**design.v**
```verilog
`default_nettype none
module fpu_16 (
    input logic [15:0] a,
    input logic [15:0] b_ori,
    input logic [3:0] sel,
    output logic [15:0] y
);
    logic [4:0] max_exp; 
    logic [4:0] min_exp; 
    logic a_nan, b_nan, a_inf, b_inf, a_0, b_0;
    logic [15:0] g, s;
    logic [14:0] ext_g_mantisa, ext_s_mantisa, ext_y_mantisa, ext_y_mantisa_nor;
    logic [11:0] ext_y_mantisa_round;
    logic over_underflow;
    logic [4:0] y_exp_nor;
    logic [4:0] a_exp_c, b_exp_c, y_exp_c, y_exp_c_nor, y_exp_c_round;
    logic a_exp_neg, b_exp_neg, y_exp_neg, y_exp_neg_nor, y_exp_neg_round, sticky;
    logic [21:0] temp_product, product_nor;
    logic [11:0] product_round;
    logic [9:0] y_product_mantisa;
    logic [15:0] b;
    assign b = (sel == 4'b0010)? {~b_ori[15], b_ori[14:0]} : {b_ori[15], b_ori[14:0]};
    assign max_exp = 5'b11110;
    assign min_exp = 5'b00001;
    assign a_nan = (a[14:10]==5'b11111 && a[9:0]!=10'd0);
    assign b_nan = (b[14:10]==5'b11111 && b[9:0]!=10'd0);
    assign a_inf = (a[14:10]==5'b11111 && a[9:0]==10'd0);
    assign b_inf = (b[14:10]==5'b11111 && b[9:0]==10'd0);
    assign a_0 = (a[14:10]==5'd0);
    assign b_0 = (b[14:10]==5'd0);
    always_comb begin
        g = 'd0;
        s = 'd0;
        ext_g_mantisa = 'd0;
        ext_s_mantisa = 'd0;
        ext_y_mantisa = 'd0;
        ext_y_mantisa_nor = 'd0;
        ext_y_mantisa_round = 'd0;
        over_underflow = 'd0;
        y_exp_nor = 'd0;
        a_exp_c = 'd0;
        b_exp_c = 'd0;
        y_exp_c = 'd0;
        y_exp_c_nor = 'd0;
        y_exp_c_round = 'd0;
        a_exp_neg = 'd0;
        b_exp_neg = 'd0;
        y_exp_neg = 'd0;
        y_exp_neg_nor = 'd0;
        y_exp_neg_round = 'd0;
        sticky = 'd0;
        temp_product = 'd0;
        product_nor = 'd0;
        product_round = 'd0;
        y_product_mantisa = 'd0;
        y = 'd0;
        if (a_nan || b_nan) y = 16'hFFFF;
        else if (a_inf&&b_inf&&(a[15]!=b[15])&&sel[1:0]>'d0) y = 16'hFFFF;
        else if (a_inf && sel[1:0]>'d0) y = a;
        else if (b_inf && sel[1:0]>'d0) y = b;
        else if ((a_inf || b_inf) && sel[3:2]>'d0 && a[15]==b[15]) y = 16'b0111110000000000;
        else if ((a_inf || b_inf) && sel[3:2]>'d0 && a[15]!=b[15]) y = 16'b1111110000000000;
        else if (a_0 && b_0 && sel[1:0]>'d0) y = 16'd0;
        else if (a_0 && sel[1:0]>='b01) y = b;
        else if (a_0 && sel[3:2]>'d0) y = 16'd0;
        else if (b_0 && sel[1:0]=='b01) y = a;
        else if (b_0 && sel[1:0]=='b10) y = {~a[15], a[14:0]};
        else if (b_0 && sel[3:2]>'d0) y = 16'd0;
        else if (a[15]!=b[15]&&a[14:0]==b[14:0]&& sel[1:0]>'d0) y = 'd0;
        else if (sel[1:0]>'d0) begin
            if (a[14:10]==b[14:10]) begin
                if (a[9:0] > b[9:0]) begin
                    g = a;
                    s = b;
                end
                else begin
                    g = b;
                    s = a;
                end
                ext_g_mantisa = {2'b01,g[9:0],3'b000};
                ext_s_mantisa = {2'b01,s[9:0],3'b000};
                if (g[15]!=s[15]) ext_y_mantisa = ext_g_mantisa-ext_s_mantisa;
                else ext_y_mantisa = ext_g_mantisa+ext_s_mantisa;
            end
            else begin
                if (a[14:10] > b[14:10]) begin
                    g = a;
                    s = b;
                end
                else begin
                    g = b;
                    s = a;
                end
                ext_g_mantisa = {2'b01,g[9:0],3'b000};
                ext_s_mantisa[14:1]={2'b01,s[9:0],2'b00}>>(g[14:10]-s[14:10]);
                if (g[14:10]-s[14:10] == 5'd1) ext_s_mantisa[0] = 0;
                else if (g[14:10]-s[14:10] == 'd2) ext_s_mantisa[0] = 0;
                else if (g[14:10]-s[14:10] == 'd3 && s[0]>1'd0) 
                        ext_s_mantisa[0] = 1;
                else if (g[14:10]-s[14:10] == 'd4 && s[1:0]>2'd0) 
                        ext_s_mantisa[0] = 1;
                else if (g[14:10]-s[14:10] == 'd5 && s[2:0]>3'd0) 
                        ext_s_mantisa[0] = 1;
                else if (g[14:10]-s[14:10] == 'd6 && s[3:0]>4'd0) 
                        ext_s_mantisa[0] = 1;
                else if (g[14:10]-s[14:10] == 'd7 && s[4:0]>5'd0) 
                        ext_s_mantisa[0] = 1;
                else if (g[14:10]-s[14:10] == 'd8 && s[5:0]>6'd0) 
                        ext_s_mantisa[0] = 1;
                else if (g[14:10]-s[14:10] == 'd9 && s[6:0]>7'd0) 
                        ext_s_mantisa[0] = 1;
                else if (g[14:10]-s[14:10] == 'd10 && s[7:0]>'d0) 
                        ext_s_mantisa[0] = 1;
                else if (g[14:10]-s[14:10] > 'd10) ext_s_mantisa[0] = 1;
                else ext_s_mantisa[0] = 0;
                if (g[15]!=s[15]) ext_y_mantisa = ext_g_mantisa-ext_s_mantisa;
                else ext_y_mantisa = ext_g_mantisa+ext_s_mantisa;
            end
            if (ext_y_mantisa[14]==1) begin
                if (g[14:10] < max_exp) begin
                    over_underflow = 0;
                    y_exp_nor = g[14:10]+1;
                    ext_y_mantisa_nor[14:1] = ext_y_mantisa[14:1] >> 1;
                    ext_y_mantisa_nor[0]=ext_y_mantisa[1]|ext_y_mantisa[0];
                end
                else begin
                    over_underflow = 1;
                    y[15] = g[15];
                    y[14:10] = 5'b11111;
                    y[9:0] = 10'd0;
                end
            end
            else if (ext_y_mantisa[13]==1) begin
                over_underflow = 0;
                y_exp_nor = g[14:10];
                ext_y_mantisa_nor = ext_y_mantisa;
            end
            else if (ext_y_mantisa[12]==1) begin
                if (g[14:10] > min_exp) begin
                    over_underflow = 0;
                    y_exp_nor = g[14:10]-'d1;
                    ext_y_mantisa_nor = ext_y_mantisa <<< 'd1;
                end
                else begin
                    over_underflow = 1;
                    y[15] = g[15];
                    y[14:0] = 'd0;
                end
            end
            else if (ext_y_mantisa[11]==1) begin
                if (g[14:10] > min_exp+'d1) begin
                    over_underflow = 0;
                    y_exp_nor = g[14:10]-'d2;
                    ext_y_mantisa_nor = ext_y_mantisa <<< 'd2;
                end
                else begin
                    over_underflow = 1;
                    y[15] = g[15];
                    y[14:0] = 'd0;
                end
            end
            else if (ext_y_mantisa[10]==1) begin
                if (g[14:10] > min_exp+'d2) begin
                    over_underflow = 0;
                    y_exp_nor = g[14:10]-'d3;
                    ext_y_mantisa_nor = ext_y_mantisa <<< 'd3;
                end
                else begin
                    over_underflow = 1;
                    y[15] = g[15];
                    y[14:0] = 'd0;
                end
            end
            else if (ext_y_mantisa[9]==1) begin
                if (g[14:10] > min_exp+'d3) begin
                    over_underflow = 0;
                    y_exp_nor = g[14:10]-'d4;
                    ext_y_mantisa_nor = ext_y_mantisa <<< 'd4;
                end
                else begin
                    over_underflow = 1;
                    y[15] = g[15];
                    y[14:0] = 'd0;
                end
            end
            else if (ext_y_mantisa[8]==1) begin
                if (g[14:10] > min_exp+'d4) begin
                    over_underflow = 0;
                    y_exp_nor = g[14:10]-'d5;
                    ext_y_mantisa_nor = ext_y_mantisa <<< 'd5;
                end
                else begin
                    over_underflow = 1;
                    y[15] = g[15];
                    y[14:0] = 'd0;
                end
            end
            else if (ext_y_mantisa[7]==1) begin
                if (g[14:10] > min_exp+'d5) begin
                    over_underflow = 0;
                    y_exp_nor = g[14:10]-'d6;
                    ext_y_mantisa_nor = ext_y_mantisa <<< 'd6;
                end
                else begin
                    over_underflow = 1;
                    y[15] = g[15];
                    y[14:0] = 'd0;
                end
            end
            else if (ext_y_mantisa[6]==1) begin
                if (g[14:10] > min_exp+'d6) begin
                    over_underflow = 0;
                    y_exp_nor = g[14:10]-'d7;
                    ext_y_mantisa_nor = ext_y_mantisa <<< 'd7;
                end
                else begin
                    over_underflow = 1;
                    y[15] = g[15];
                    y[14:0] = 'd0;
                end
            end
            else if (ext_y_mantisa[5]==1) begin
                if (g[14:10] > min_exp+'d7) begin
                    over_underflow = 0;
                    y_exp_nor = g[14:10]-'d8;
                    ext_y_mantisa_nor = ext_y_mantisa <<< 'd8;
                end
                else begin
                    over_underflow = 1;
                    y[15] = g[15];
                    y[14:0] = 'd0;
                end
            end
            else if (ext_y_mantisa[4]==1) begin
                if (g[14:10] > min_exp+'d8) begin
                    over_underflow = 0;
                    y_exp_nor = g[14:10]-'d9;
                    ext_y_mantisa_nor = ext_y_mantisa <<< 'd9;
                end
                else begin
                    over_underflow = 1;
                    y[15] = g[15];
                    y[14:0] = 'd0;
                end
            end
            else if (ext_y_mantisa[3]==1) begin
                if (g[14:10] > min_exp+'d9) begin
                    over_underflow = 0;
                    y_exp_nor = g[14:10]-'d10;
                    ext_y_mantisa_nor = ext_y_mantisa <<< 'd10;
                end
                else begin
                    over_underflow = 1;
                    y[15] = g[15];
                    y[14:0] = 'd0;
                end
            end
            else begin
                if (g[14:10] > min_exp+'d10) begin
                    over_underflow = 0;
                    y_exp_nor = g[14:10]-'d11;
                    ext_y_mantisa_nor = ext_y_mantisa <<< 'd11;
                end
                else begin
                    over_underflow = 1;
                    y[15] = g[15];
                    y[14:0] = 'd0;
                end
            end
            if (~over_underflow) begin
                if (ext_y_mantisa_nor[2:0] > 3'b100 || 
                    (ext_y_mantisa_nor[2:0] == 3'b100 && 
                    ext_y_mantisa_nor[3] == 1'b1)) begin
                    ext_y_mantisa_round = ext_y_mantisa_nor[14:3]+'d1;
                    if (ext_y_mantisa_round[11]==1) begin
                        if (y_exp_nor < max_exp) begin
                            y[15] = g[15];
                            y[14:10] = y_exp_nor+'d1;
                            y[9:0] = ext_y_mantisa_round[10:1];  
                        end
                        else begin
                            y[15] = g[15];
                            y[14:10] = 5'b11111;
                            y[9:0] = 10'd0;
                        end
                    end
                    else begin
                        y[15] = g[15];
                        y[14:10] = y_exp_nor;
                        y[9:0] = ext_y_mantisa_round[9:0];
                    end
                end
                else begin
                    ext_y_mantisa_round = ext_y_mantisa_nor[14:3];
                    y[15] = g[15];
                    y[14:10] = y_exp_nor;
                    y[9:0] = ext_y_mantisa_round[9:0];
                end
            end
        end
        else begin
            y[15] = (a[15]==b[15]) ? 0 : 1;
            if (a[14:10] < 5'd15 && b[14:10] < 5'd15) begin
                a_exp_neg = 1;
                b_exp_neg = 1;
                a_exp_c = 5'd15-a[14:10];
                b_exp_c = 5'd15-b[14:10];
            end
            else if (a[14:10] < 5'd15 && b[14:10] >= 5'd15) begin
                a_exp_neg = 1;
                b_exp_neg = 0;
                a_exp_c = 5'd15-a[14:10];
                b_exp_c = b[14:10]-5'd15;
            end
            else if (a[14:10] >= 5'd15 && b[14:10] < 5'd15) begin
                a_exp_neg = 0;
                b_exp_neg = 1;
                a_exp_c = a[14:10]-5'd15;
                b_exp_c = 5'd15-b[14:10];
            end
            else begin
                a_exp_neg = 0;
                b_exp_neg = 0;
                a_exp_c = a[14:10]-5'd15;
                b_exp_c = b[14:10]-5'd15;
            end
            if (a_exp_neg && b_exp_neg) begin
                y_exp_neg = 1;
                y_exp_c = a_exp_c+b_exp_c;
            end
            else if (a_exp_neg && ~b_exp_neg && b_exp_c >= a_exp_c) begin
                y_exp_neg = 0;
                y_exp_c = b_exp_c-a_exp_c;
            end
            else if (a_exp_neg && ~b_exp_neg && b_exp_c < a_exp_c) begin
                y_exp_neg = 1;
                y_exp_c = a_exp_c-b_exp_c;
            end
            else if (~a_exp_neg && b_exp_neg && a_exp_c >= b_exp_c) begin
                y_exp_neg = 0;
                y_exp_c = a_exp_c-b_exp_c;
            end
            else if (~a_exp_neg && b_exp_neg && a_exp_c < b_exp_c) begin
                y_exp_neg = 1;
                y_exp_c = b_exp_c-a_exp_c;
            end
            if (~a_exp_neg && ~b_exp_neg) begin
                y_exp_neg = 0;
                y_exp_c = a_exp_c+b_exp_c;
            end
            temp_product = {1'b1,a[9:0]}*{1'b1,b[9:0]};
            if (temp_product[21]==1'b1) begin
                product_nor = temp_product >> 1;
                if (y_exp_neg) y_exp_c_nor = y_exp_c-5'd1;
                else y_exp_c_nor = y_exp_c+5'd1;
                if (y_exp_c_nor == 5'd0) y_exp_neg_nor = 0;
                else y_exp_neg_nor = y_exp_neg;
            end
            else begin
                product_nor = temp_product;
                y_exp_c_nor = y_exp_c;
                y_exp_neg_nor = y_exp_neg;
            end
            sticky = (temp_product[7:0]>=8'd1) ? 1 : 0;
            if ({product_nor[9:8],sticky} > 3'b100 ||
                ({product_nor[9:8],sticky}==3'b100 &&
                 product_nor[12] == 1)) begin
                product_round = product_nor[21:10]+1;
                if (product_round[11]==1) begin
                    y_product_mantisa = product_round[10:1];
                    if (y_exp_neg_nor) y_exp_c_round = y_exp_c_nor-5'd1;
                    else y_exp_c_nor = y_exp_c-5'd1;
                    if (y_exp_c_round == 5'd0) y_exp_neg_round = 0;
                    else y_exp_neg_round = y_exp_neg_nor;
                end
                else begin
                    y_product_mantisa = product_round[9:0];
                    y_exp_c_round = y_exp_c_nor;
                    y_exp_neg_round = y_exp_neg_nor;
                end
            end
            else begin
                product_round = product_nor[21:10];
                y_product_mantisa = product_round[9:0];
                y_exp_c_round = y_exp_c_nor;
                y_exp_neg_round = y_exp_neg_nor;
            end
            if (y_exp_neg_round && y_exp_c_round > 5'd14) begin
                y[14:0] = 15'd0;
            end
            else if (y_exp_neg_round && y_exp_c_round <= 5'd14) begin
                y[14:10] = 5'd15 - y_exp_c_round;
                y[9:0] = y_product_mantisa;
            end
            else if (~y_exp_neg_round && y_exp_c_round > (max_exp-5'd15))begin
                y[14:10] = 5'b11111;
                y[9:0] = 10'd0;
            end
            else begin
                y[14:10] = y_exp_c_round+5'd15;
                y[9:0] = y_product_mantisa;
            end
        end
    end
endmodule : fpu_16
module input_16(
    input logic clock, reset,
    input logic [9:0] data_in,
    output logic [15:0] num1, num2,
    output logic [3:0] op,
    output logic start
);
    logic count;
    always_ff @(posedge clock or posedge reset) begin
        if (reset) begin
            num1 <= 'd0;
            num2 <= 'd0;
            op <= 'd0;
            start <= 0;
            count <= 'd0;
        end
        else if (data_in[1:0] == 2'b01) begin
            if (count == 0) begin
                num1[7:0] <= data_in[9:2];
                count <= 1;
            end
            else begin
                num1[15:8] <= data_in[9:2];
                count <= 0;
            end
        end
        else if (data_in[1:0] == 2'b10) begin
            if (count == 0) begin
                num2[7:0] <= data_in[9:2];
                count <= 1;
            end
            else begin
                num2[15:8] <= data_in[9:2];
                count <= 0;
            end
        end
        else if (data_in[1:0] == 2'b11) begin
            op <= data_in[5:2];
            start <= 'd1;
        end
        else if (start)
            start <= 0;
    end
endmodule: input_16
module output_16(
    input logic clock, reset,
    input logic [15:0] ans,
    input logic done_calc,
    output logic [9:0] data_out
);
    logic count;
    always_ff @(posedge clock or posedge reset) begin
        if (reset) begin
            data_out <= 'd0;
            count <= 0;
        end
        else if (done_calc) begin
            data_out[9:2] <= ans[15:8];
            data_out[1:0] <= 2'b11;
            count <= 1;
        end
        else if (count) begin
            data_out[9:2] <= ans[7:0];
            data_out[1:0] <= 2'b11;
            count <= 0;
        end
        else
            data_out <= 'd0;
    end
endmodule: output_16
module top(
    input logic clock, reset,
    input logic [9:0] inp,
    output logic [9:0] out
);
    logic [15:0] a, b, y;
    logic [3:0] sel;
    logic signal;
    input_16 in1(.clock, .reset, .data_in(inp), .num1(a), .num2(b), .op(sel), .start(signal));
    fpu_16 calc(.a, .b_ori(b), .sel, .y);
    output_16 out1(.clock, .reset, .ans(y), .done_calc(signal), .data_out(out));
endmodule
```
**constraint.sdc**
```tcl
create_clock -name core_clock -period 10.5 [get_ports {clock}]
set_input_delay 2.1000 -clock core_clock [delete_from_list [all_inputs] [get_ports {clock}]]
set_output_delay 2.1000 -clock core_clock [all_outputs]
set_load 0.01 [all_outputs]
```
**config.mk**
```make
export PLATFORM = sky130hd
export DESIGN_NAME = top
export DESIGN_NICKNAME = top
export VERILOG_FILES = /design/flow/design.v
export SDC_FILE = /design/flow/constraint.sdc
export NUM_CORES = 4
export LEC_CHECK = 0
export CAP_MARGIN = 20
export CORE_MARGIN = 2
export CORE_UTILIZATION = 30
export CTS_CLUSTER_SIZE = 89
export MIN_ROUTING_LAYER = met1
export PLACE_DENSITY_LB_ADDON = 0.25
export SETUP_SLACK_MARGIN = -1.04
export SLEW_MARGIN = 25
```
**run.sh**
```bash
#!/bin/bash
# the make line also repeats each setting of config.mk as NAME=value (left out here)
make -C /OpenROAD-flow-scripts/flow DESIGN_CONFIG=/design/flow/config.mk WORK_HOME=/design/flow/orfs CLKGATE_MAP_FILE= finish
```
==> flow_metrics.env, run 1 <==
# implementation run metrics
export IMPL_crit_cells=32
export IMPL_dp_slack_ns=0.1486
export IMPL_cts_max_level=2
export IMPL_rr_worst_depth=32
export IMPL_route_met3_wl_mm=5.160
export IMPL_drtIter0Drc=1668
export IMPL_top_cells_by_area="ha_1 (12%), fa_1 (10%), dfrtp_1 (7.3%)"
export IMPL_endpoint_kind="register"
export IMPL_num_rows=85
export IMPL_crit_path_end="out1.data_out[7]"
export IMPL_post_place_cells=2949
export IMPL_tightest_slew_ns=0.9879
export IMPL_dr_pass1_iters=8
export IMPL_ys_ff=48
export IMPL_whs_ns=0.5502
export IMPL_grt_use_total_pct=23.77
export IMPL_top_cell="nand2_1"
export IMPL_worstSetupPathType="reg2reg"
export IMPL_max_freq_ghz=0.09493
export IMPL_ys_area_mm2=0.01650
export IMPL_dr_wl_met2_mm=31.60
export IMPL_warnings=79
export IMPL_synth_top_cell_area_share_pct=11.91
export IMPL_die_area_mm2=0.05689
export IMPL_fp_utilization_pct=30.48
export IMPL_cp_top_family="AND-OR/OR-AND gates"
export IMPL_fp_nets=2558
export IMPL_grt_max_degree=49
export IMPL_avgRoutedWirePerCell_um=23.39
export IMPL_hold_depth=1
export IMPL_via_per_inst=6.123
export IMPL_report_final_slew_viol_count=0
export IMPL_design_area_mm2=0.01768
export IMPL_ys_async_sr_fraction_pct=100.0
export IMPL_post_route_min_period_ns=10.53
export IMPL_place_hpwl_mm=54.17
export IMPL_antenna_found_initial=1
export IMPL_min_delay_start="in1.op[3]"
export IMPL_setup_slack_ns=-0.03401
export IMPL_mux_area_share_pct=4.088
export IMPL_relSlewSlack_pct=33.21
export IMPL_yosys_area_share_xor_xnor_pct=3.640
export IMPL_largest_area_cell="ha_1"
export IMPL_route_top_layer_used="met5"
export IMPL_hold_class="reg2reg"
export IMPL_cts_root_buf="clkbuf_16"
export IMPL_edf_count=0
export IMPL_start_kind="register"
export IMPL_violations="setup timing"
export IMPL_crit_slowest_cell="dfrtp_1"
export IMPL_vias=18106
export IMPL_cts_buffers=5
export IMPL_synthSimpleGateAreaFrac_pct=26.39
export IMPL_cts_tree="built"
export IMPL_fin_skew_ns=0.01012
export IMPL_gp_congestion=0.9752
export IMPL_max_stage_delay_ns=0.84
export IMPL_top_cells_by_count="nand2_1 (235), nor2_1 (226), inv_1 (175)"
export IMPL_clock_latency_ns=0.31
export IMPL_stdcell_count=2957
export IMPL_finalHoldViolCount=0
export IMPL_area_growth_pct=7.182
export IMPL_crit_path_max_fanout=16
export IMPL_ff_type="dfrtp_1"
export IMPL_syn_area_mm2=0.01650
export IMPL_maxCapViolCount=0
export IMPL_dieHeight_um=238.5
export IMPL_syn_inst=2303
export IMPL_cts_setup_buffers=0
export IMPL_met1Wirelength_mm=29.61
export IMPL_detail_route_antenna_nets=0
export IMPL_nFillCells=5825
export IMPL_clock_path_buffers=2
export IMPL_syn_avg_cell_area_um2=7.164
export IMPL_arrival_ns=10.70
export IMPL_core_area_mm2=0.05413
export IMPL_drt_total_wl_mm=69.15
export IMPL_ys_warn_count=3
export IMPL_crit_required_ns=10.67
export IMPL_ff2ff_setup_slack_ns=-0.03
export IMPL_status="complete, but fails checks"
export IMPL_clk_pin_slew_worst_paths_ns=0.07
export IMPL_ctsResizeCount=0
export IMPL_grt_pass1_vias=17263
export IMPL_synthAoiAreaFrac_pct=28.68
export IMPL_logic_family="AND-OR/OR-AND gates"
export IMPL_yosys_cells=2303
export IMPL_antenna_cells=0
export IMPL_ys_sh_adder_pct=22.34
export IMPL_rr_endpoint="out1.data_out[7]"
export IMPL_nets=2515
export IMPL_fp_dieW_um=238.5
export IMPL_holdBufCountCts=0
export IMPL_setup_violations=1
export IMPL_setup_worst_path_start="in1.num1[1]"
export IMPL_path_buffers=7
export IMPL_ys_types=106
export IMPL_placed_cell_area_mm2=0.01750
export IMPL_grt_pass1_wl_mm=105.4
export IMPL_cts_sinks=48
export IMPL_port_buffers=21
export IMPL_holdPathEnd="in1.op[3]"
export IMPL_synth_seq_share_pct=7.280
export IMPL_grt_overflow_total=0
export IMPL_r2r_start="in1.num1[1]"
export IMPL_drc=0
export IMPL_period_used_pct=100.3
export IMPL_io_pins=22
==> stage by stage <==
step	setup TNS, ns	util, %
4_1_cts	0	32.65
5_1_grt	-3.635	32.67
3_3_place_gp	0	32.33
2_1_floorplan	0	-
6_report	-0.03401	32.67
3_5_place_dp	0	32.33
==> final cells by class <==
| class | instances | area, µm² | area share (%) |
|---|---|---|---|
| Timing Repair Buffer | 84 | 683.2 | 3.863 |
| Tap cell | 696 | 870.8 | 4.925 |
| Clock buffer | 5 | 125.1 | 0.7076 |
| Clock inverter | 3 | 47.55 | 0.2689 |
| Inverter | 183 | 689.4 | 3.899 |
| Multi-Input combinational cell | 1938 | 14070 | 79.54 |
| Sequential cell | 48 | 1201 | 6.793 |
==> per-layer routing <==
layer / vias up / track usage, %
li1: 8259 / -
met1: 8837 / 32.35
met2: 869 / 38.81
met3: 139 / 2.818
met4: 2 / 8.295
met5: - / 0
==> inputs of run 2 (changes only) <==
Settings changed: CORE_UTILIZATION 30 to 72, CTS_CLUSTER_SIZE 89 to 33, HOLD_SLACK_MARGIN set to -0.07, MIN_ROUTING_LAYER met1 to unset, PLACE_DENSITY set to 0.64, PLACE_DENSITY_LB_ADDON 0.25 to unset, SETUP_SLACK_MARGIN -1.04 to unset, SLEW_MARGIN 25 to 20.
Clock period 10.5 ns to 7.57 ns, I/O delays scaled along.
==> run 2 against run 1 <==
The flow now stops in global routing (5_1_grt). Die area is 58% lower. Area after synthesis stayed put. Synthesized cell count stayed put.
==> flow_metrics.env, run 2 <==
# source this file to load flow results
export IMPL_status="did not finish"
export IMPL_haltStage="global routing (5_1_grt)"
export IMPL_error="[ERROR GRT-0232] Routing congestion too high. Check the congestion heatmap in the GUI."
export IMPL_yosys_cells=2303
export IMPL_synthAoiAreaFrac_pct=28.68
export IMPL_die_area_mm2=0.02414
export IMPL_gp_congestion=1.152
export IMPL_ys_warn_count=3
export IMPL_ys_async_sr_fraction_pct=100.0
export IMPL_syn_avg_cell_area_um2=7.164
export IMPL_largest_area_cell="ha_1"
export IMPL_io_pins=22
export IMPL_mux_area_share_pct=4.088
export IMPL_clock_path_buffers=2
export IMPL_port_buffers=21
export IMPL_cts_buffers=5
export IMPL_top_cell="nand2_1"
export IMPL_top_cells_by_count="nand2_1 (235), nor2_1 (226), inv_1 (175)"
export IMPL_top_cells_by_area="ha_1 (12%), fa_1 (10%), dfrtp_1 (7.3%)"
export IMPL_ys_types=106
export IMPL_synth_seq_share_pct=7.280
export IMPL_ys_ff=48
export IMPL_fp_nets=2558
export IMPL_dp_slack_ns=-0.4309
export IMPL_ys_area_mm2=0.01650
export IMPL_yosys_area_share_xor_xnor_pct=3.640
export IMPL_syn_area_mm2=0.01650
export IMPL_place_hpwl_mm=50.29
export IMPL_grt_overflow_total=11
export IMPL_dieHeight_um=155.4
export IMPL_cts_root_buf="clkbuf_16"
export IMPL_synthSimpleGateAreaFrac_pct=26.39
export IMPL_cts_sinks=48
export IMPL_num_rows=55
export IMPL_core_area_mm2=0.02257
export IMPL_cts_max_level=2
export IMPL_edf_count=0
export IMPL_ys_sh_adder_pct=22.34
export IMPL_fp_dieW_um=155.4
export IMPL_fp_utilization_pct=73.09
export IMPL_ff_type="dfrtp_1"
export IMPL_logic_family="AND-OR/OR-AND gates"
export IMPL_synth_top_cell_area_share_pct=11.91
export IMPL_syn_inst=2303
export IMPL_holdBufCountCts=0
export IMPL_grt_use_total_pct=69.12
run 2: metal layers:
layer  global-route usage [%]  overflow
met2                    91.34         5
met3                    46.66         0
met1                    71.13         0
met5                    11.59         0
met4                    65.44         6
run 2: timing repair:
action | in CTS
cloned | 1
buffers inserted | 12
endpoints found under the setup margin | 8
gates resized | 51
endpoints found under the hold margin | 0
pin swaps | 13
run 2: per-stage QoR:
stage / setup TNS (ns) / cells / cell area, µm²
4_1_cts: -0.01939 / 2751 / 19140
3_3_place_gp: -0.8989 / 2730 / 18680
3_5_place_dp: -3.009 / 2730 / 18680
2_1_floorplan: -0.01167 / 2303 / 16860
==> inputs of run 3 (changes only) <==
Settings changed: CTS_CLUSTER_SIZE 33 to 50, HOLD_SLACK_MARGIN -0.07 to -0.1, PLACE_DENSITY 0.64 to 0.76.
Clock period 7.57 ns to 8.31 ns, I/O delays scaled along.
==> run 3 against run 2 <==
The layout now fails its checks (setup timing). Synthesized cell count unchanged. Die area unchanged. Area after synthesis did not move.
==> flow_metrics.env, run 3 <==
# implementation run metrics
export IMPL_hold_depth=1
export IMPL_clock_path_buffers=2
export IMPL_ys_area_mm2=0.01650
export IMPL_die_area_mm2=0.02414
export IMPL_logic_area_mm2=0.01453
export IMPL_dr_pass1_iters=15
export IMPL_gp_congestion=1.112
export IMPL_rr_endpoint="out1.data_out[7]"
export IMPL_avgRoutedWirePerCell_um=24.48
export IMPL_synthAoiAreaFrac_pct=28.68
export IMPL_crit_path_max_fanout=16
export IMPL_cts_buffers=5
export IMPL_utilization_pct=81.87
export IMPL_cts_max_level=2
export IMPL_yosys_cells=2303
export IMPL_start_kind="register"
export IMPL_syn_inst=2303
export IMPL_top_cells_by_count="nand2_1 (235), nor2_1 (226), inv_1 (175)"
export IMPL_fp_dieW_um=155.4
export IMPL_report_final_slew_viol_count=0
export IMPL_ys_async_sr_fraction_pct=100.0
export IMPL_synth_seq_share_pct=7.280
export IMPL_violations="setup timing"
export IMPL_grt_pass1_vias=18246
export IMPL_route_met3_wl_mm=9.795
export IMPL_met1Wirelength_mm=22.09
export IMPL_hold_class="reg2reg"
export IMPL_drtIter0Drc=3719
export IMPL_synthSimpleGateAreaFrac_pct=26.39
export IMPL_largest_area_cell="ha_1"
export IMPL_antenna_found_initial=2
export IMPL_fin_skew_ns=0.01249
export IMPL_ff2ff_setup_slack_ns=-0.29
export IMPL_status="complete, but fails checks"
export IMPL_fp_nets=2558
export IMPL_min_delay_start="in1.op[3]"
export IMPL_top_cell="nand2_1"
export IMPL_cts_root_buf="clkbuf_16"
export IMPL_whs_ns=0.5489
export IMPL_tightest_slew_ns=1.128
export IMPL_cts_tree="built"
export IMPL_endpoint_kind="register"
export IMPL_mux_area_share_pct=4.088
export IMPL_num_rows=55
export IMPL_post_route_min_period_ns=8.601
export IMPL_area_growth_pct=12.01
export IMPL_nets=2624
export IMPL_ys_types=106
export IMPL_synth_top_cell_area_share_pct=11.91
export IMPL_crit_path_end="out1.data_out[7]"
export IMPL_relSlewSlack_pct=23.71
export IMPL_edf_count=0
export IMPL_setup_violations=8
export IMPL_crit_required_ns=8.53
export IMPL_clock_latency_ns=0.31
export IMPL_syn_area_mm2=0.01650
export IMPL_cts_sinks=48
export IMPL_period_used_pct=103.5
export IMPL_max_stage_delay_ns=0.57
export IMPL_max_freq_ghz=0.1163
export IMPL_logic_family="AND-OR/OR-AND gates"
export IMPL_path_common_cell="buf_4"
export IMPL_place_hpwl_mm=48.17
export IMPL_vias=19821
export IMPL_top_cells_by_area="ha_1 (12%), fa_1 (10%), dfrtp_1 (7.3%)"
export IMPL_flop_area_mm2=0.001205
export IMPL_dieHeight_um=155.4
export IMPL_warnings=81
export IMPL_yosys_area_share_xor_xnor_pct=3.640
export IMPL_cp_top_family="AND-OR/OR-AND gates"
export IMPL_antenna_cells=0
export IMPL_drc=0
export IMPL_dp_slack_ns=-0.2372
export IMPL_grt_pass1_wl_mm=98.95
export IMPL_crit_slowest_cell="a41oi_1"
export IMPL_nFillCells=1558
export IMPL_grt_overflow_total=0
export IMPL_ys_sh_adder_pct=22.34
export IMPL_finalHoldViolCount=0
export IMPL_io_pins=22
export IMPL_fp_utilization_pct=73.09
export IMPL_worstSetupPathType="reg2reg"
export IMPL_via_per_inst=7.466
export IMPL_rr_worst_depth=34
export IMPL_finalSetupTns_ns=-1.224
export IMPL_arrival_ns=8.82
export IMPL_ys_warn_count=3
export IMPL_detail_route_antenna_nets=0
export IMPL_path_buffers=5
export IMPL_grt_max_degree=49
export IMPL_setup_slack_ns=-0.2915
export IMPL_core_area_mm2=0.02257
export IMPL_syn_avg_cell_area_um2=7.164
export IMPL_drt_total_wl_mm=65.00
export IMPL_holdPathEnd="in1.op[3]"
export IMPL_ys_ff=48
export IMPL_grt_use_total_pct=51.72
export IMPL_crit_cells=34
export IMPL_ff_type="dfrtp_1"
export IMPL_maxCapViolCount=0
export IMPL_clk_pin_slew_worst_paths_ns=0.08
export IMPL_r2r_start="in1.num2[14]"
export IMPL_setup_worst_path_start="in1.num2[14]"
export IMPL_dr_wl_met2_mm=26.79
export IMPL_port_buffers=21
export IMPL_route_top_layer_used="met5"
## run 3: layout make-up
cell class                 count  share of cell area [%]
multi-input combinational   1938                   78.60
timing repair buffer         193                   8.172
sequential                    48                   6.520
inverter                     183                   3.731
tap                          285                   1.930
clock buffer                   5                  0.6770
clock inverter                 3                  0.3724
## run 3: metal layers
layer	vias to the layer above	GRT usage (%)
met3	632	16.74
li1	8488	-
met2	1849	78.07
met4	2	33.73
met5	-	0
met1	8850	63.47
## run 3: timing repair
| action | 4_1_cts | 5_1_grt |
|---|---|---|
| gates resized | 15 | 79 |
| pin swaps | 2 | 16 |
| gates cloned | 0 | 1 |
| endpoints found under the setup margin | 8 | 8 |
| endpoints found under the hold margin | 0 | 0 |
| hold buffers | 0 | 0 |
| buffers inserted | 2 | 12 |
## run 3: stage by stage
step	instance area (µm²)	instances
2_1_floorplan	16530	2303
3_3_place_gp	17710	2631
3_5_place_dp	17710	2631
4_1_cts	17970	2641
5_1_grt	18480	2655
6_report	18480	2655
==> inputs of run 4 (changes only) <==
Settings changed: ABC_AREA set to 0, CAP_MARGIN 20 to 15, CELL_PAD_IN_SITES_DETAIL_PLACEMENT set to 1, CELL_PAD_IN_SITES_GLOBAL_PLACEMENT set to 1, CORE_MARGIN 2 to 3, CORE_UTILIZATION 72 to 28, CTS_CLUSTER_DIAMETER set to 77, CTS_CLUSTER_SIZE 50 to unset, GPL_ROUTABILITY_DRIVEN set to 1, GPL_TIMING_DRIVEN set to 0, HOLD_SLACK_MARGIN -0.1 to unset, MIN_ROUTING_LAYER set to met2, PLACE_DENSITY 0.76 to unset, PLACE_DENSITY_LB_ADDON set to 0.21, SETUP_SLACK_MARGIN set to -0.01, SLEW_MARGIN 20 to 10, TNS_END_PERCENT set to 25.
Clock period 8.31 ns to 5.99 ns, I/O delays scaled along.
==> run 4 against run 3 <==
The layout still fails its checks (setup timing). Via count rose by 35%. Flip-flop count unchanged. Worst setup slack lost 2.2 ns. Non-clock buffer count rose by 127. Cell area is 15% higher. Die area went up to 2.6 times the previous value.
==> flow_metrics.env, run 4 <==
# implementation run metrics
export IMPL_syn_avg_cell_area_um2=7.164
export IMPL_crit_cells=45
export IMPL_place_hpwl_mm=69.30
export IMPL_num_rows=88
export IMPL_top_usage_layer="met3"
export IMPL_synth_top_cell_area_share_pct=11.91
export IMPL_finalSetupTns_ns=-19.38
export IMPL_nFillCells=7009
export IMPL_crit_slowest_cell="or3b_4"
export IMPL_fp_nets=2558
export IMPL_grt_use_met3_pct=62.00
export IMPL_drtIter0Drc=4900
export IMPL_crit_path_end="out1.data_out[2]"
export IMPL_logic_area_mm2=0.01566
export IMPL_nets=2752
export IMPL_clk_pin_slew_worst_paths_ns=0.07
export IMPL_antenna_found_initial=3
export IMPL_cts_tree="built"
export IMPL_ys_warn_count=3
export IMPL_max_stage_delay_ns=0.48
export IMPL_stdcell_count=3272
export IMPL_top_cells_by_area="ha_1 (12%), fa_1 (10%), dfrtp_1 (7.3%)"
export IMPL_design_area_mm2=0.02127
export IMPL_holdPathEnd="in1.op[3]"
export IMPL_fp_utilization_pct=28.43
export IMPL_top_cells_by_count="nand2_1 (235), nor2_1 (226), inv_1 (175)"
export IMPL_warnings=82
export IMPL_clock_path_buffers=2
export IMPL_crit_path_max_fanout=6
export IMPL_grt_pass1_vias=30296
export IMPL_arrival_ns=8.68
export IMPL_min_delay_start="in1.op[3]"
export IMPL_cts_root_buf="clkbuf_16"
export IMPL_die_area_mm2=0.06187
export IMPL_period_used_pct=141.7
export IMPL_dp_slack_ns=-4.599
export IMPL_cts_buffers=5
export IMPL_syn_area_mm2=0.01650
export IMPL_core_area_mm2=0.05803
export IMPL_io_pins=22
export IMPL_rsz0062_at_grt="yes"
export IMPL_path_buffers=11
export IMPL_vias=26707
export IMPL_syn_inst=2303
export IMPL_utilization_pct=36.65
export IMPL_grt_max_degree=39
export IMPL_ff_type="dfrtp_1"
export IMPL_hold_class="reg2reg"
export IMPL_grt_overflow_total=0
export IMPL_mux_area_share_pct=4.088
export IMPL_drc=0
export IMPL_setup_slack_ns=-2.495
export IMPL_synthAoiAreaFrac_pct=28.68
export IMPL_top_cell="nand2_1"
export IMPL_gr_usage_met1_pct=0
export IMPL_largest_area_cell="ha_1"
export IMPL_yosys_cells=2303
export IMPL_maxCapViolCount=0
export IMPL_ys_async_sr_fraction_pct=100.0
export IMPL_tightest_slew_ns=1.241
export IMPL_drt_total_wl_mm=94.98
export IMPL_endpoint_kind="register"
export IMPL_dieHeight_um=248.7
export IMPL_dr_pass1_iters=12
export IMPL_flop_area_mm2=0.001225
export IMPL_status="complete, but fails checks"
export IMPL_use_met2_pct=51.83
export IMPL_fp_dieW_um=248.7
export IMPL_ys_area_mm2=0.01650
export IMPL_fin_skew_ns=0.006123
export IMPL_hold_depth=1
export IMPL_post_route_min_period_ns=8.485
export IMPL_port_buffers=21
export IMPL_cts_sinks=48
export IMPL_worstSetupPathType="reg2reg"
export IMPL_area_growth_pct=28.90
export IMPL_max_freq_ghz=0.1179
export IMPL_clock_latency_ns=0.31
export IMPL_r2r_start="in1.num2[14]"
export IMPL_finalHoldViolCount=0
export IMPL_via_per_inst=8.162
export IMPL_ys_ff=48
export IMPL_ff2ff_setup_slack_ns=-2.49
export IMPL_ys_types=106
export IMPL_crit_required_ns=6.19
export IMPL_start_kind="register"
export IMPL_placed_cell_area_mm2=0.01807
export IMPL_holdBufCountCts=0
export IMPL_whs_ns=0.5485
export IMPL_cts_max_level=2
export IMPL_post_place_cells=3093
export IMPL_grt_use_total_pct=44.31
export IMPL_cp_top_family="AND-OR/OR-AND gates"
export IMPL_relSlewSlack_pct=16.41
export IMPL_synthSimpleGateAreaFrac_pct=26.39
export IMPL_detail_route_antenna_nets=0
export IMPL_synth_seq_share_pct=7.280
export IMPL_setup_worst_path_start="in1.num2[14]"
export IMPL_rr_worst_depth=45
export IMPL_violations="setup timing"
export IMPL_logic_family="AND-OR/OR-AND gates"
export IMPL_ys_sh_adder_pct=22.34
export IMPL_yosys_area_share_xor_xnor_pct=3.640
export IMPL_avgRoutedWirePerCell_um=29.03
export IMPL_gp_congestion=1.040
export IMPL_grt_pass1_wl_mm=137.8
export IMPL_report_final_slew_viol_count=0
export IMPL_rr_endpoint="out1.data_out[2]"
export IMPL_setup_violations=8
export IMPL_edf_count=0
[run 4: final cells by class]
type	count	area share [%]
diodes	9	0.1059
plain buffers	124	4.189
clock buffers	5	0.5883
clock inverters	3	0.2177
inverters	183	3.448
multi-input cells	1939	73.64
flip-flops and latches	48	5.760
well taps	765	4.501
repair buffers	196	7.554
[run 4: what timing repair did]
action	CTS	global route
cloned	2	0
gates resized	302	125
endpoints found under the setup margin	8	8
pin swaps	88	76
setup buffers	119	51
[run 4: metal layers]
layer	up-vias	part of all wire, %
li1	8674	-
met1	8936	0
met2	8011	47
met3	1029	43
met4	57	9.0
met5	-	1.4
==> inputs of run 5 (changes only) <==
Settings changed: ABC_AREA 0 to unset, CAP_MARGIN 15 to 20, CELL_PAD_IN_SITES_DETAIL_PLACEMENT 1 to unset, CELL_PAD_IN_SITES_GLOBAL_PLACEMENT 1 to unset, CORE_MARGIN 3 to 2, CORE_UTILIZATION 28 to 72, CTS_CLUSTER_DIAMETER 77 to unset, GPL_ROUTABILITY_DRIVEN 1 to unset, GPL_TIMING_DRIVEN 0 to unset, HOLD_SLACK_MARGIN set to -0.07, MIN_ROUTING_LAYER met2 to unset, PLACE_DENSITY set to 0.64, PLACE_DENSITY_LB_ADDON 0.21 to unset, SETUP_SLACK_MARGIN -0.01 to unset, SLEW_MARGIN 10 to 20, TNS_END_PERCENT 25 to unset.
Clock period 5.99 ns to 7.84 ns, I/O delays scaled along.
==> run 5 against run 4 <==
The layout still fails its checks (setup timing). Register-to-register slack gained 2.0 ns. Hold slack gained 0.035 ns. Synthesized cell count is the same. Area after synthesis is the same. Global-route usage grew 9.4 points. First-iteration DRC count grew 11%. Worst setup slack gained 2.0 ns. Highest routed layer unchanged. Critical path depth shrank 12. Non-clock buffer count shrank 20. Final cell count shrank 15%. Flip-flop count is the same. Die area shrank 61%.
==> flow_metrics.env, run 5 <==
# implementation run metrics
export IMPL_status="complete, but fails checks"
export IMPL_violations="setup timing"
export IMPL_syn_inst=2303
export IMPL_logic_family="AND-OR/OR-AND gates"
export IMPL_rr_endpoint="out1.data_out[7]"
export IMPL_hold_depth=1
export IMPL_detail_route_antenna_nets=0
export IMPL_grt_overflow_total=0
export IMPL_path_buffers=5
export IMPL_dieHeight_um=155.4
export IMPL_cts_buffers=5
export IMPL_top_cell="nand2_1"
export IMPL_mux_area_share_pct=4.088
export IMPL_r2r_start="in1.num1[11]"
export IMPL_vias=21855
export IMPL_cts_max_level=2
export IMPL_crit_cells=33
export IMPL_cts_tree="built"
export IMPL_synth_top_cell_area_share_pct=11.91
export IMPL_antenna_found_initial=8
export IMPL_ys_area_mm2=0.01650
export IMPL_grt_use_total_pct=53.67
export IMPL_clk_pin_slew_worst_paths_ns=0.07
export IMPL_synthSimpleGateAreaFrac_pct=26.39
export IMPL_gp_congestion=1.170
export IMPL_setup_violations=8
export IMPL_ff_type="dfrtp_1"
export IMPL_area_growth_pct=21.30
export IMPL_hold_class="reg2reg"
export IMPL_cts_sinks=48
export IMPL_top_cells_by_count="nand2_1 (235), nor2_1 (226), inv_1 (175)"
export IMPL_crit_path_end="out1.data_out[7]"
export IMPL_num_rows=55
export IMPL_fin_skew_ns=0.004516
export IMPL_ys_async_sr_fraction_pct=100.0
export IMPL_crit_path_max_fanout=6
export IMPL_clock_latency_ns=0.30
export IMPL_design_area_mm2=0.02001
export IMPL_avgRoutedWirePerCell_um=27.02
export IMPL_worstSetupPathType="reg2reg"
export IMPL_finalHoldViolCount=0
export IMPL_syn_avg_cell_area_um2=7.164
export IMPL_finalSetupTns_ns=-3.143
export IMPL_dr_pass1_iters=17
export IMPL_ys_warn_count=3
export IMPL_relSlewSlack_pct=18.90
export IMPL_report_final_slew_viol_count=0
export IMPL_place_hpwl_mm=49.28
export IMPL_cp_top_family="simple AND/OR/NAND/NOR gates"
export IMPL_yosys_area_share_xor_xnor_pct=3.640
export IMPL_die_area_mm2=0.02414
export IMPL_edf_count=0
export IMPL_fp_dieW_um=155.4
export IMPL_max_stage_delay_ns=0.94
export IMPL_crit_required_ns=8.01
export IMPL_drc=0
export IMPL_synth_seq_share_pct=7.280
export IMPL_start_kind="register"
export IMPL_via_per_inst=7.904
export IMPL_placed_cell_area_mm2=0.01826
export IMPL_maxCapViolCount=0
export IMPL_warnings=83
export IMPL_period_used_pct=106.2
export IMPL_grt_max_degree=49
export IMPL_ff2ff_setup_slack_ns=-0.48
export IMPL_fp_utilization_pct=73.09
export IMPL_ys_sh_adder_pct=22.34
export IMPL_path_common_cell="buf_4"
export IMPL_largest_area_cell="ha_1"
export IMPL_setup_worst_path_start="in1.num1[11]"
export IMPL_crit_slowest_cell="nor3_1"
export IMPL_post_route_min_period_ns=8.325
export IMPL_drt_total_wl_mm=74.71
export IMPL_min_delay_start="in1.num2[15]"
export IMPL_tightest_slew_ns=1.207
export IMPL_nets=2733
export IMPL_rr_worst_depth=33
export IMPL_syn_area_mm2=0.01650
export IMPL_top_cells_by_area="ha_1 (12%), fa_1 (10%), dfrtp_1 (7.3%)"
export IMPL_endpoint_kind="register"
export IMPL_grt_pass1_wl_mm=103.3
export IMPL_arrival_ns=8.49
export IMPL_port_buffers=21
export IMPL_clock_path_buffers=2
export IMPL_core_area_mm2=0.02257
export IMPL_setup_slack_ns=-0.4847
export IMPL_io_pins=22
export IMPL_max_freq_ghz=0.1201
export IMPL_yosys_cells=2303
export IMPL_fp_nets=2558
export IMPL_synthAoiAreaFrac_pct=28.68
export IMPL_holdPathEnd="in1.num2[15]"
export IMPL_rsz0062_at_grt="yes"
export IMPL_ys_types=106
export IMPL_drtIter0Drc=5453
export IMPL_ys_ff=48
export IMPL_cts_root_buf="clkbuf_16"
export IMPL_grt_pass1_vias=19209
-- run 5: area by class of cell --
cell class,count,area [µm²]
Multi-Input combinational cell,1940,15200
Fill cell,1147,2560
Timing Repair Buffer,300,2376
Sequential cell,48,1214
Inverter,183,694.4
Tap cell,285,356.6
Clock buffer,5,125.1
Clock inverter,3,46.29
Antenna cell,1,2.502
-- run 5: per-layer routing --
metal	part of all wire (%)	vias to the layer above	track usage, %
met5	0.17	-	0
li1	-	8713	-
met4	12	8	32.24
met1	31	9631	65.41
met3	17	1016	20.45
met2	39	2487	80.55
-- run 5: per-stage QoR --
stage	utilization [%]	instances	hold slack (ns)	setup slack, ns
after global routing	88.65	2764	0.6061	-0.4625
after detailed placement	80.90	2688	0.5620	-0.5078
after global placement	80.90	2688	0.5239	-0.3598
after floorplan	-	2303	0.4686	0.003332
final	88.66	2765	0.5840	-0.4847
after CTS	81.92	2697	0.5781	0.001608
-- run 5: repair_timing --
item / 4_1_cts / 5_1_grt
resized: 16 / 225
gates cloned: 0 / 2
setup buffers: 1 / 64
pin swaps: 1 / 98
hold buffers: 0 / 0
endpoints found under the setup margin: 8 / 8
hold endpoints to repair: 0 / 0
==> inputs of run 6 (changes only) <==
Settings changed: ABC_AREA set to 0, CAP_MARGIN 20 to 25, CELL_PAD_IN_SITES_DETAIL_PLACEMENT set to 0, CELL_PAD_IN_SITES_GLOBAL_PLACEMENT set to 0, CORE_MARGIN 2 to 5, CORE_UTILIZATION 72 to 68, CTS_CLUSTER_DIAMETER set to 77, CTS_CLUSTER_SIZE set to 75, GPL_ROUTABILITY_DRIVEN set to 0, GPL_TIMING_DRIVEN set to 1, HOLD_SLACK_MARGIN -0.07 to 0.07, MIN_ROUTING_LAYER set to met1, PLACE_DENSITY 0.64 to unset, PLACE_DENSITY_LB_ADDON set to 0.04, SLEW_MARGIN 20 to 10, TNS_END_PERCENT set to 55.
Clock period 7.84 ns to 8.03 ns, I/O delays scaled along.
==> run 6 against run 5 <==
Still fails the layout checks on setup timing. Clock-buffer cell count grew 1. Wire length is 13% lower. Flip-flop count unchanged. Fmax increased by 2.6%. Global-route usage decreased by 11 points. Via count shrank 8.6%. Worst setup slack improved by 0.40 ns. Die area grew 14%. Critical path type unchanged. Highest routed layer unchanged.
==> flow_metrics.env, run 6 <==
# implementation run metrics
export IMPL_status="complete, but fails checks"
export IMPL_violations="setup timing"
export IMPL_cts_sinks=48
export IMPL_worstSetupPathType="reg2reg"
export IMPL_dieHeight_um=165.8
export IMPL_period_used_pct=101.0
export IMPL_nFillCells=1756
export IMPL_largest_area_cell="ha_1"
export IMPL_utilization_pct=79.24
export IMPL_top_cell="nand2_1"
export IMPL_post_place_cells=2691
export IMPL_yosys_area_share_xor_xnor_pct=3.640
export IMPL_yosys_cells=2303
export IMPL_detail_route_antenna_nets=0
export IMPL_fp_dieW_um=165.8
export IMPL_ys_area_mm2=0.01650
export IMPL_clock_path_buffers=2
export IMPL_setup_worst_path_start="in1.num2[14]"
export IMPL_syn_area_mm2=0.01650
export IMPL_area_growth_pct=15.77
export IMPL_antenna_found_initial=1
export IMPL_syn_avg_cell_area_um2=7.164
export IMPL_grt_max_degree=49
export IMPL_cts_tree="built"
export IMPL_max_stage_delay_ns=0.55
export IMPL_grt_pass1_vias=18451
export IMPL_cts_max_level=2
export IMPL_path_buffers=4
export IMPL_crit_cells=35
export IMPL_port_buffers=21
export IMPL_arrival_ns=8.27
export IMPL_ff2ff_setup_slack_ns=-0.08
export IMPL_fp_utilization_pct=68.44
export IMPL_cp_top_family="AND-OR/OR-AND gates"
export IMPL_num_rows=57
export IMPL_core_area_mm2=0.02411
export IMPL_rr_worst_depth=35
export IMPL_placed_cell_area_mm2=0.01798
export IMPL_design_area_mm2=0.01910
export IMPL_crit_required_ns=8.19
export IMPL_crit_path_end="out1.data_out[2]"
export IMPL_holdPathEnd="in1.count"
export IMPL_grt_overflow_total=0
export IMPL_rr_endpoint="out1.data_out[2]"
export IMPL_synthAoiAreaFrac_pct=28.68
export IMPL_synthSimpleGateAreaFrac_pct=26.39
export IMPL_grt_pass1_wl_mm=97.47
export IMPL_stdcell_count=2736
export IMPL_ys_sh_adder_pct=22.34
export IMPL_ys_ff=48
export IMPL_fp_nets=2558
export IMPL_drc=0
export IMPL_top_usage_layer="met2"
export IMPL_maxCapViolCount=0
export IMPL_finalHoldViolCount=0
export IMPL_start_kind="register"
export IMPL_tightest_slew_ns=1.045
export IMPL_place_hpwl_mm=48.01
export IMPL_edf_count=0
export IMPL_r2r_start="in1.num2[14]"
export IMPL_grt_use_total_pct=42.81
export IMPL_cts_root_buf="clkbuf_16"
export IMPL_crit_slowest_cell="or4_4"
export IMPL_ys_warn_count=3
export IMPL_antenna_cells=0
export IMPL_ys_types=106
export IMPL_synth_seq_share_pct=7.280
export IMPL_hold_depth=1
export IMPL_mux_area_share_pct=4.088
export IMPL_fin_skew_ns=0.01050
export IMPL_drt_total_wl_mm=64.76
export IMPL_avgRoutedWirePerCell_um=23.67
export IMPL_relSlewSlack_pct=29.94
export IMPL_syn_inst=2303
export IMPL_post_route_min_period_ns=8.112
export IMPL_top_cells_by_area="ha_1 (12%), fa_1 (10%), dfrtp_1 (7.3%)"
export IMPL_via_per_inst=7.301
export IMPL_nets=2666
export IMPL_warnings=80
export IMPL_cts_buffers=5
export IMPL_setup_violations=3
export IMPL_gr_usage_met1_pct=55.03
export IMPL_top_cells_by_count="nand2_1 (235), nor2_1 (226), inv_1 (175)"
export IMPL_die_area_mm2=0.02748
export IMPL_synth_top_cell_area_share_pct=11.91
export IMPL_setup_slack_ns=-0.08246
export IMPL_vias=19976
export IMPL_clock_latency_ns=0.31
export IMPL_grt_use_met3_pct=10.45
export IMPL_min_delay_start="in1.count"
export IMPL_ff_type="dfrtp_1"
export IMPL_hold_class="reg2reg"
export IMPL_clk_pin_slew_worst_paths_ns=0.08
export IMPL_finalSetupTns_ns=-0.1427
export IMPL_report_final_slew_viol_count=0
export IMPL_rsz0062_at_grt="yes"
export IMPL_dr_pass1_iters=10
export IMPL_dp_slack_ns=-0.2377
export IMPL_crit_path_max_fanout=7
export IMPL_max_freq_ghz=0.1233
export IMPL_use_met2_pct=65.55
export IMPL_whs_ns=0.5435
export IMPL_ys_async_sr_fraction_pct=100.0
export IMPL_endpoint_kind="register"
export IMPL_drtIter0Drc=3351
export IMPL_holdBufCountCts=0
export IMPL_io_pins=22
export IMPL_logic_family="AND-OR/OR-AND gates"
-- run 6: repair_timing --
| action | 4_1_cts | 5_1_grt |
|---|---|---|
| hold endpoints to repair | 0 | 0 |
| buffers inserted | 2 | 32 |
| gates cloned | 0 | 3 |
| pin swaps | 2 | 44 |
| endpoints found under the setup margin | 8 | 8 |
| gates resized | 16 | 137 |
-- run 6: metal layers --
metal | vias to the layer above | wire length (µm)
li1 | 8578 | -
met3 | 517 | 9012
met5 | - | 7
met2 | 1761 | 27550
met4 | 2 | 5282
met1 | 9118 | 22910
-- run 6: layout make-up --
class                           count  area, µm²  area share, %
Tap cell                          324      405.4          2.122
Multi-Input combinational cell   1938      14740          77.19
Timing Repair Buffer              235       1868          9.780
Inverter                          183      693.2          3.629
Clock buffer                        6      138.9         0.7271
Clock inverter                      2      38.79         0.2031
Sequential cell                    48       1212          6.347
==> inputs of run 7 (changes only) <==
Settings changed: ABC_AREA 0 to unset, CAP_MARGIN 25 to 20, CELL_PAD_IN_SITES_DETAIL_PLACEMENT 0 to unset, CELL_PAD_IN_SITES_GLOBAL_PLACEMENT 0 to unset, CORE_MARGIN 5 to 2, CORE_UTILIZATION 68 to 40, CTS_CLUSTER_DIAMETER 77 to unset, CTS_CLUSTER_SIZE 75 to unset, GPL_ROUTABILITY_DRIVEN 0 to unset, GPL_TIMING_DRIVEN 1 to unset, HOLD_SLACK_MARGIN 0.07 to 0.26, MAX_ROUTING_LAYER set to met4, MIN_ROUTING_LAYER met1 to unset, PLACE_DENSITY_LB_ADDON 0.04 to unset, SLEW_MARGIN 10 to 20, TNS_END_PERCENT 55 to unset.
Clock period 8.03 ns to 8.0 ns, I/O delays scaled along.
==> run 7 against run 6 <==
Now clean on timing, DRC and antenna. Via count down 2.3%. Cell area up 8.5%. Worst setup slack improved by 0.27 ns. Die area rose by 56%. Flip-flop count unchanged. Core utilization down 28 points. Sequential share of layout area down 0.50 points. Fmax increased by 3.9%.
==> flow_metrics.env, run 7 <==
# implementation run metrics
export IMPL_ys_types=106
export IMPL_logic_family="AND-OR/OR-AND gates"
export IMPL_port_buffers=21
export IMPL_report_final_slew_viol_count=0
export IMPL_fp_dieW_um=207.1
export IMPL_cp_top_family="AND-OR/OR-AND gates"
export IMPL_nFillCells=4101
export IMPL_ff_type="dfrtp_1"
export IMPL_antenna_found_initial=1
export IMPL_largest_area_cell="ha_1"
export IMPL_holdPathEnd="in1.count"
export IMPL_edf_count=0
export IMPL_endpoint_kind="register"
export IMPL_nets=2842
export IMPL_rr_worst_depth=38
export IMPL_fp_utilization_pct=40.50
export IMPL_ys_async_sr_fraction_pct=100.0
export IMPL_synth_seq_share_pct=7.280
export IMPL_ys_warn_count=3
export IMPL_ys_ff=48
export IMPL_grt_pass1_vias=18701
export IMPL_r2r_start="in1.num2[14]"
export IMPL_clock_path_buffers=2
export IMPL_top_cell="nand2_1"
export IMPL_syn_inst=2303
export IMPL_cts_root_buf="clkbuf_16"
export IMPL_io_pins=22
export IMPL_area_growth_pct=25.63
export IMPL_max_stage_delay_ns=0.54
export IMPL_drt_total_wl_mm=72.73
export IMPL_rr_endpoint="out1.data_out[4]"
export IMPL_fin_skew_ns=0.01699
export IMPL_grt_use_total_pct=33.48
export IMPL_path_buffers=10
export IMPL_num_rows=74
export IMPL_core_area_mm2=0.04074
export IMPL_dr_wl_met2_mm=32.21
export IMPL_warnings=81
export IMPL_cts_tree="built"
export IMPL_max_freq_ghz=0.1281
export IMPL_via_per_inst=6.251
export IMPL_min_delay_start="in1.count"
export IMPL_synthSimpleGateAreaFrac_pct=26.39
export IMPL_period_used_pct=97.62
export IMPL_maxCapViolCount=0
export IMPL_cts_max_level=2
export IMPL_start_kind="register"
export IMPL_grt_max_degree=49
export IMPL_synth_top_cell_area_share_pct=11.91
export IMPL_placed_cell_area_mm2=0.01959
export IMPL_route_met3_wl_mm=6.043
export IMPL_grt_overflow_total=0
export IMPL_worstSetupPathType="reg2reg"
export IMPL_flop_area_mm2=0.001211
export IMPL_yosys_cells=2303
export IMPL_ys_sh_adder_pct=22.34
export IMPL_detail_route_antenna_nets=0
export IMPL_place_hpwl_mm=58.02
export IMPL_die_area_mm2=0.04289
export IMPL_vias=19509
export IMPL_drtIter0Drc=1854
export IMPL_hold_class="reg2reg"
export IMPL_avgRoutedWirePerCell_um=23.30
export IMPL_setup_violations=0
export IMPL_grt_pass1_wl_mm=110.8
export IMPL_status="complete, no violations"
export IMPL_gp_congestion=1.037
export IMPL_clock_latency_ns=0.31
export IMPL_design_area_mm2=0.02073
export IMPL_top_cells_by_area="ha_1 (12%), fa_1 (10%), dfrtp_1 (7.3%)"
export IMPL_cts_sinks=48
export IMPL_fp_nets=2558
export IMPL_syn_area_mm2=0.01650
export IMPL_ff2ff_setup_slack_ns=0.19
export IMPL_relSlewSlack_pct=33.12
export IMPL_clk_pin_slew_worst_paths_ns=0.08
export IMPL_setup_worst_path_start="in1.num2[14]"
export IMPL_arrival_ns=8.01
export IMPL_crit_cells=38
export IMPL_post_route_min_period_ns=7.809
export IMPL_path_common_cell="buf_4"
export IMPL_yosys_area_share_xor_xnor_pct=3.640
export IMPL_top_cells_by_count="nand2_1 (235), nor2_1 (226), inv_1 (175)"
export IMPL_route_top_layer_used="met4"
export IMPL_hold_depth=1
export IMPL_drc=0
export IMPL_logic_area_mm2=0.01476
export IMPL_synthAoiAreaFrac_pct=28.68
export IMPL_dr_pass1_iters=6
export IMPL_cts_buffers=5
export IMPL_tightest_slew_ns=0.9928
export IMPL_crit_required_ns=8.20
export IMPL_mux_area_share_pct=4.088
export IMPL_crit_path_max_fanout=14
export IMPL_crit_path_end="out1.data_out[4]"
export IMPL_syn_avg_cell_area_um2=7.164
export IMPL_crit_slowest_cell="mux4_2"
export IMPL_dieHeight_um=207.1
export IMPL_ys_area_mm2=0.01650
export IMPL_finalHoldViolCount=0
export IMPL_met1Wirelength_mm=32.30
## run 7: final cells by class
type	count	share of cell area, %
Antenna cell	1	0.01207
Clock buffer	5	0.6037
Clock inverter	3	0.2234
Inverter	183	3.363
Multi-Input combinational cell	1938	71.19
Sequential cell	48	5.844
Tap cell	532	3.212
Timing Repair Buffer	411	15.55
## run 7: per-layer routing
layer / up-vias / global-route usage (%)
met1: 9551 / 46.76
met4: 0 / 8.473
met3: 145 / 4.730
met5: - / -
li1: 8909 / -
met2: 904 / 50.77
## run 7: through the flow
step	utilization, %	setup WS (ns)	hold slack, ns	instances	setup TNS (ns)
global placement	48.07	-0.3301	0.5196	3075	-2.064
CTS	48.69	-0.03480	0.5446	3085	-0.03480
global route	50.88	-0.1001	0.5650	3121	-0.4132
finish	50.88	0.1907	0.5417	3121	0
detailed placement	48.09	-0.6179	0.5339	3075	-4.162
floorplan	-	-0.02422	0.4686	2303	-0.02422
## run 7: repair_timing
action / CTS / global route
setup buffers: 2 / 34
gates resized: 12 / 133
hold buffers: 0 / 0
cloned: 0 / 1
endpoints found under the setup margin: 8 / 8
pin swaps: 2 / 50
==> inputs of run 8 (changes only) <==
Settings changed: CAP_MARGIN 20 to 5, CORE_MARGIN 2 to 5, CORE_UTILIZATION 40 to 69, SETUP_SLACK_MARGIN set to 1.9, SLEW_MARGIN 20 to 5.
==> run 8 against run 7 <==
Area after synthesis unchanged. Largest cell class unchanged. Clock skew down 0.0097 ns. Final cell count decreased by 9.2%. Synthesized cell count unchanged. Highest routed layer unchanged. Critical path type unchanged. The layout now fails its checks (setup timing).
==> flow_metrics.env, run 8 <==
# implementation run metrics
export IMPL_status="complete, but fails checks"
export IMPL_violations="setup timing"
export IMPL_grt_pass1_wl_mm=106.6
export IMPL_via_per_inst=7.760
export IMPL_synth_seq_share_pct=7.280
export IMPL_largest_area_cell="ha_1"
export IMPL_clock_path_buffers=2
export IMPL_clock_latency_ns=0.31
export IMPL_worstSetupPathType="reg2reg"
export IMPL_port_buffers=21
export IMPL_ys_async_sr_fraction_pct=100.0
export IMPL_crit_slowest_cell="o21ai_0"
export IMPL_setup_worst_path_start="in1.num1[14]"
export IMPL_ff2ff_setup_slack_ns=-0.87
export IMPL_vias=21984
export IMPL_cts_tree="built"
export IMPL_core_area_mm2=0.02354
export IMPL_grt_use_total_pct=51.06
export IMPL_path_common_cell="a21o_1"
export IMPL_clk_pin_slew_worst_paths_ns=0.08
export IMPL_holdBufCountCts=0
export IMPL_rr_endpoint="out1.data_out[9]"
export IMPL_rr_worst_depth=33
export IMPL_syn_avg_cell_area_um2=7.164
export IMPL_cts_sinks=48
export IMPL_fp_utilization_pct=70.08
export IMPL_top_cell="nand2_1"
export IMPL_cts_root_buf="clkbuf_16"
export IMPL_grt_max_degree=49
export IMPL_die_area_mm2=0.02710
export IMPL_warnings=84
export IMPL_post_route_min_period_ns=8.869
export IMPL_finalHoldViolCount=0
export IMPL_nets=2760
export IMPL_placed_cell_area_mm2=0.01808
export IMPL_setup_violations=8
export IMPL_gp_congestion=1.162
export IMPL_mux_area_share_pct=4.088
export IMPL_edf_count=0
export IMPL_dr_pass1_iters=16
export IMPL_r2r_start="in1.num1[14]"
export IMPL_synth_top_cell_area_share_pct=11.91
export IMPL_report_final_slew_viol_count=0
export IMPL_grt_overflow_total=0
export IMPL_antenna_found_initial=8
export IMPL_max_freq_ghz=0.1127
export IMPL_dp_slack_ns=-0.3547
export IMPL_yosys_cells=2303
export IMPL_drc=0
export IMPL_synthAoiAreaFrac_pct=28.68
export IMPL_path_buffers=4
export IMPL_io_pins=22
export IMPL_syn_inst=2303
export IMPL_setup_slack_ns=-0.8694
export IMPL_ys_ff=48
export IMPL_period_used_pct=110.9
export IMPL_min_delay_start="in1.op[3]"
export IMPL_nFillCells=1297
export IMPL_drt_total_wl_mm=76.37
export IMPL_dieHeight_um=164.6
export IMPL_fp_dieW_um=164.6
export IMPL_arrival_ns=9.05
export IMPL_area_growth_pct=24.37
export IMPL_max_stage_delay_ns=0.93
export IMPL_hold_class="reg2reg"
export IMPL_synthSimpleGateAreaFrac_pct=26.39
[run 8: area by class of cell]
| class | count | area, µm² | area share, % |
|---|---|---|---|
| diodes | 8 | 20.02 | 0.09756 |
| clock buffers | 5 | 125.1 | 0.6098 |
| repair buffers | 329 | 2679 | 13.05 |
| multi-input cells | 1938 | 15340 | 74.77 |
| inverters | 183 | 706.9 | 3.445 |
| clock inverters | 3 | 23.77 | 0.1159 |
| well taps | 319 | 399.1 | 1.945 |
| flip-flops and latches | 48 | 1222 | 5.957 |
[run 8: stage by stage]
stage,std cells,hold slack [ns]
after floorplan,2303,0.4686
after global placement,2670,0.5183
after detailed placement,2670,0.5286
after CTS,2768,0.5624
after global routing,2833,0.5861
final,2833,0.5724
[run 8: routing by layer]
layer / track usage (%) / up-vias / share of wire [%]
met5: - / - / 0
met2: 75.96 / 2444 / 41
li1: - / 8783 / -
met4: 34.63 / 0 / 11
met3: 19.59 / 1019 / 16
met1: 56.70 / 9738 / 32
[run 8: what timing repair did]
item | CTS | global route
buffers inserted | 89 | 57
cloned | 1 | 0
pin swaps | 61 | 66
setup endpoints to repair | 8 | 8
resized | 148 | 127
